==> job 3254 <==
==> flow/design.v <==
`timescale 1ns / 1ps
module cordic_sin_cos#(
 parameter OUT_WIDTH = 16,
 parameter OUT_REGISTER_EN = 1,
 parameter K = 16'h4DBA
)(
 input                       clk,
 input                       rst_n,
 input  [19:0]               angle,
 output [OUT_WIDTH-1:0]      cos_o,
 output [OUT_WIDTH-1:0]      sin_o
    );
    localparam OUT_WIDTH_EXP = 4;
    localparam K_EXP = {K,{OUT_WIDTH_EXP{1'b0}}};
    localparam ITERATION_NUM = OUT_WIDTH;
    localparam [16*21-1:0] actan_table =  { 21'h20000,21'h12E40,21'h09FB4,21'h05111,
                                            21'h028B1,21'h0145D,21'h00A2F,21'h00518,
                                            21'h0028C,21'h00146,21'h000A3,21'h00051,
                                            21'h00029,21'h00014,21'h0000A,21'h00005};
    reg  signed [OUT_WIDTH+OUT_WIDTH_EXP:0]   real_x[0:ITERATION_NUM];
    reg  signed [OUT_WIDTH+OUT_WIDTH_EXP:0]   imag_y[0:ITERATION_NUM];
    reg  signed [20:0]                        angl_z[0:ITERATION_NUM];
    wire        [1:0]                         quadrant;
    reg  signed [OUT_WIDTH+OUT_WIDTH_EXP:0]   init_x;
    reg  signed [OUT_WIDTH+OUT_WIDTH_EXP:0]   init_y;
    reg  signed [20:0]                        init_z;
    assign quadrant = angle[19:18];
    always @(quadrant,angle) begin
        case (quadrant)
            2'b00:begin
                init_x = K_EXP;
                init_y = 0;
                init_z = {1'b0,angle};
            end
            2'b01:begin
                init_x = -K_EXP;
                init_y = 0;
                init_z = {3'b111,angle[17:0]};
            end
            2'b10: begin
                init_x = -K_EXP;
                init_y = 0;
                init_z = {3'b000,angle[17:0]};
            end
            2'b11:begin
                init_x = K_EXP;
                init_y = 0;
                init_z = {1'b1,angle};
            end
            default:begin
                init_x = 0;
                init_y = 0;
                init_z = 0;
            end
        endcase
    end
    always@(posedge clk or negedge rst_n)  
    begin
        if(rst_n == 1'b0)begin
            real_x[0] <= 'h0;
            imag_y[0] <= 'h0;
            angl_z[0] <= 'h0;
        end else begin
            real_x[0] <= init_x;
            imag_y[0] <= init_y;
            angl_z[0] <= init_z;
        end
    end
    genvar i;
    generate
        for (i = 1 ; i <= ITERATION_NUM; i= i + 1)
        begin: iter
                always@(posedge clk or negedge rst_n)  
                    begin
                        if(rst_n == 1'b0)begin
                            real_x[i] <= 'h0;
                            imag_y[i] <= 'h0;
                            angl_z[i] <= 'h0;
                        end else if(angl_z[i-1][20]==1'b1)begin  
                            real_x[i] <= real_x[i-1] + ( imag_y[i-1]>>>(i-1) );
                            imag_y[i] <= imag_y[i-1] - ( real_x[i-1]>>>(i-1) );
                            angl_z[i] <= angl_z[i-1] + $signed(actan_table[(21*(16-i+1)-1)-:21]);
                        end else begin
                            real_x[i] <= real_x[i-1] - ( imag_y[i-1]>>>(i-1) );
                            imag_y[i] <= imag_y[i-1] + ( real_x[i-1]>>>(i-1) );
                            angl_z[i] <= angl_z[i-1] - $signed(actan_table[(21*(16-i+1)-1)-:21]);
                        end
                    end
        end
    endgenerate
    wire [OUT_WIDTH:0]   real_x_cut;
    wire [OUT_WIDTH:0]   imag_y_cut;
    reg  [OUT_WIDTH-1:0] cos_over_pro;
    reg  [OUT_WIDTH-1:0] sin_over_pro;
    assign real_x_cut = real_x[ITERATION_NUM][OUT_WIDTH+OUT_WIDTH_EXP:OUT_WIDTH_EXP];
    assign imag_y_cut = imag_y[ITERATION_NUM][OUT_WIDTH+OUT_WIDTH_EXP:OUT_WIDTH_EXP];
    always@(*)begin
            case(real_x_cut[OUT_WIDTH:OUT_WIDTH-1])
                2'b00:cos_over_pro = real_x_cut[OUT_WIDTH-1:0];
                2'b01:cos_over_pro = {1'b0,{(OUT_WIDTH-1){1'b1}}};
                2'b10:cos_over_pro = {1'b1,{(OUT_WIDTH-2){1'b0}},1'b1};
                2'b11:cos_over_pro = real_x_cut[OUT_WIDTH-1:0];
                default:cos_over_pro = real_x_cut[OUT_WIDTH-1:0];
            endcase
    end
    always@(*)begin
            case(imag_y_cut[OUT_WIDTH:OUT_WIDTH-1])
                2'b00:sin_over_pro = imag_y_cut[OUT_WIDTH-1:0];
                2'b01:sin_over_pro = {1'b0,{(OUT_WIDTH-1){1'b1}}};
                2'b10:sin_over_pro = {1'b1,{(OUT_WIDTH-2){1'b0}},1'b1};
                2'b11:sin_over_pro = imag_y_cut[OUT_WIDTH-1:0];
                default:sin_over_pro = imag_y_cut[OUT_WIDTH-1:0];
            endcase
    end
    generate if (OUT_REGISTER_EN == 1'b1) begin:reg_out
        reg [OUT_WIDTH-1:0] cos_r;
        reg [OUT_WIDTH-1:0] sin_r;
        always@(posedge clk or negedge rst_n) begin
            if(rst_n == 1'b0)begin
                cos_r <= 'h0;
                sin_r <= 'h0;
            end else begin
                cos_r <= cos_over_pro;
                sin_r <= sin_over_pro;
            end
        end
        assign cos_o = cos_r;
        assign sin_o = sin_r;
    end else begin:no_reg_out
        assign cos_o = cos_over_pro;
        assign sin_o = sin_over_pro;
    end
    endgenerate
endmodule
`timescale 1ns / 1ps
module cordic_dds #(
 parameter OUT_WIDTH = 16,
 parameter OUT_REGISTER_EN = 1,
 parameter FREQ_WORD_INIITIAL = 32'h6D3A06,  
 parameter PHASE_WORD_INIITIAL = 0,
 parameter K = 16'h4DBA
)(
 input                      clk,
 input                      rst_n,
 input                      cfg_vld,
 input      [31:0]          cfg_freq_word,
 input      [31:0]          cfg_phase_word,
 output reg                 sig_vld_o,
 output     [OUT_WIDTH-1:0] sin_o,
 output     [OUT_WIDTH-1:0] cos_o
    );
 localparam PRO_DELAY = OUT_WIDTH + OUT_REGISTER_EN;
 reg [31:0] phase_accum;  
 reg [31:0] add_freq_wd;
 reg [4:0]  pro_cnt;
 always@(posedge clk or negedge rst_n)  
 begin
     if(rst_n == 1'b0)begin
         phase_accum <= PHASE_WORD_INIITIAL;
         add_freq_wd <= FREQ_WORD_INIITIAL;
     end else if(cfg_vld == 1'b1)begin 
         phase_accum <= cfg_phase_word;
         add_freq_wd <= cfg_freq_word;
     end else begin
         phase_accum <=  phase_accum + add_freq_wd;
     end
 end
 always@(posedge clk or negedge rst_n)  
 begin
     if(rst_n == 1'b0)begin
         pro_cnt <= 'h0;
         sig_vld_o <= 1'b0;
     end else if(pro_cnt == PRO_DELAY) begin
         pro_cnt <=  pro_cnt;
         sig_vld_o <= 1'b1;
     end else begin
         pro_cnt <=  pro_cnt + 1'b1;
         sig_vld_o <= 1'b0;
     end
 end
 cordic_sin_cos #(
 .OUT_WIDTH (OUT_WIDTH),
 .OUT_REGISTER_EN(OUT_REGISTER_EN),
 .K(K)
 )cordic_sin_cos_inst(
 .clk    (clk),
 .rst_n  (rst_n),
 .angle  (phase_accum[31:12]),
 .cos_o  (cos_o),
 .sin_o  (sin_o)
  );
endmodule
==> flow/run.sh <==
#!/bin/bash
# the make line also repeats each setting of config.mk as NAME=value (left out here)
make -C /OpenROAD-flow-scripts/flow DESIGN_CONFIG=/design/flow/config.mk WORK_HOME=/design/flow/orfs CLKGATE_MAP_FILE= finish
==> flow/config.mk <==
export PLATFORM = sky130hd
export DESIGN_NAME = cordic_dds
export DESIGN_NICKNAME = cordic_dds
export VERILOG_FILES = /design/flow/design.v
export SDC_FILE = /design/flow/constraint.sdc
export NUM_CORES = 4
export LEC_CHECK = 0
export CAP_MARGIN = 20
export CELL_PAD_IN_SITES_GLOBAL_PLACEMENT = 0
export CORE_MARGIN = 2
export CORE_UTILIZATION = 67
export GPL_TIMING_DRIVEN = 1
export SETUP_SLACK_MARGIN = 0.39
export SLEW_MARGIN = 5
export TNS_END_PERCENT = 90
==> flow/constraint.sdc <==
create_clock -name core_clock -period 1.65 [get_ports {clk}]
set_input_delay 0.3300 -clock core_clock [delete_from_list [all_inputs] [get_ports {clk}]]
set_output_delay 0.3300 -clock core_clock [all_outputs]
set_load 0.01 [all_outputs]
==> job 1900 (differences from job 3254) <==
CORE_UTILIZATION = 70   (was 67)
SETUP_SLACK_MARGIN = not set   (was 0.39)
==> flow/constraint.sdc (replaced) <==
create_clock -name core_clock -period 3.65 [get_ports {clk}]
set_input_delay 0.7300 -clock core_clock [delete_from_list [all_inputs] [get_ports {clk}]]
set_output_delay 0.7300 -clock core_clock [all_outputs]
set_load 0.01 [all_outputs]
==> job 378 (differences from job 3254) <==
CORE_UTILIZATION = 72   (was 67)
CTS_CLUSTER_DIAMETER = 228   (was not set)
SETUP_SLACK_MARGIN = not set   (was 0.39)
==> flow/constraint.sdc (replaced) <==
create_clock -name core_clock -period 3.04 [get_ports {clk}]
set_input_delay 0.6080 -clock core_clock [delete_from_list [all_inputs] [get_ports {clk}]]
set_output_delay 0.6080 -clock core_clock [all_outputs]
set_load 0.01 [all_outputs]
==> flow_summary.toml <==
# implementation run metrics
[yosys]
fa_ha_area_share_pct = 17.3
syn_nets = 9134

[floorplan]
dieArea_mm2 = 0.115
die_y_um = 339
die_x_um = 339
fp_util_pct = 67.8
rows = 122

[outcome]
toolErrorMsg = "[ERROR DPL-0038] Utilization greater than 100%, impossible to legalize"
status = "stopped before the end"
lastStage = "clock tree synthesis (4_1_cts)"

[place]
dpl.hpwl_um = 211000
placed_cells = 12336
pre_cts_slack_ns = -2.05
[end of results for job 3254]
==> flow_summary.toml <==
# implementation run metrics
[outcome]
status = "stopped before the end"
lastStage = "global routing (5_1_grt)"
toolErrorMsg = "[ERROR DPL-0038] Utilization greater than 100%, impossible to legalize"

[yosys]
ys_sh_mux_pct = 1.98
xor_share_pct = 11.8
syn_nets = 9134
ys_sh_aoi_pct = 18.3
fa_ha_area_share_pct = 17.3

[place]
placed_cells = 10768
dpl.hpwl_um = 163000
pre_cts_slack_ns = -0.491
place_congestion = 0.997

[cts]
clockBufferDepth = 3

[floorplan]
die_x_um = 327
die_y_um = 327
rows = 118
dieArea_mm2 = 0.107
fp_util_pct = 72.7
[end of results for job 378]
==> flow_summary.toml <==
# flow metrics
[floorplan]
die_y_um = 332
fp_util_pct = 70.4
dieArea_mm2 = 0.110
rows = 120
die_x_um = 332

[cts]
numCtsBuffers = 113

[outcome]
status = "no timing/DRC/antenna violations"

[job]
cap_violations = 0

[place]
dpl.hpwl_um = 142000
placed_cells = 9679
pre_cts_slack_ns = -0.225

[worst_setup_path]
worst_ep_arrival_time_ns = 4.15

[yosys]
fa_ha_area_share_pct = 17.3
ys_warn_count = 5

[route]
drc = 0
[end of results for job 1900]
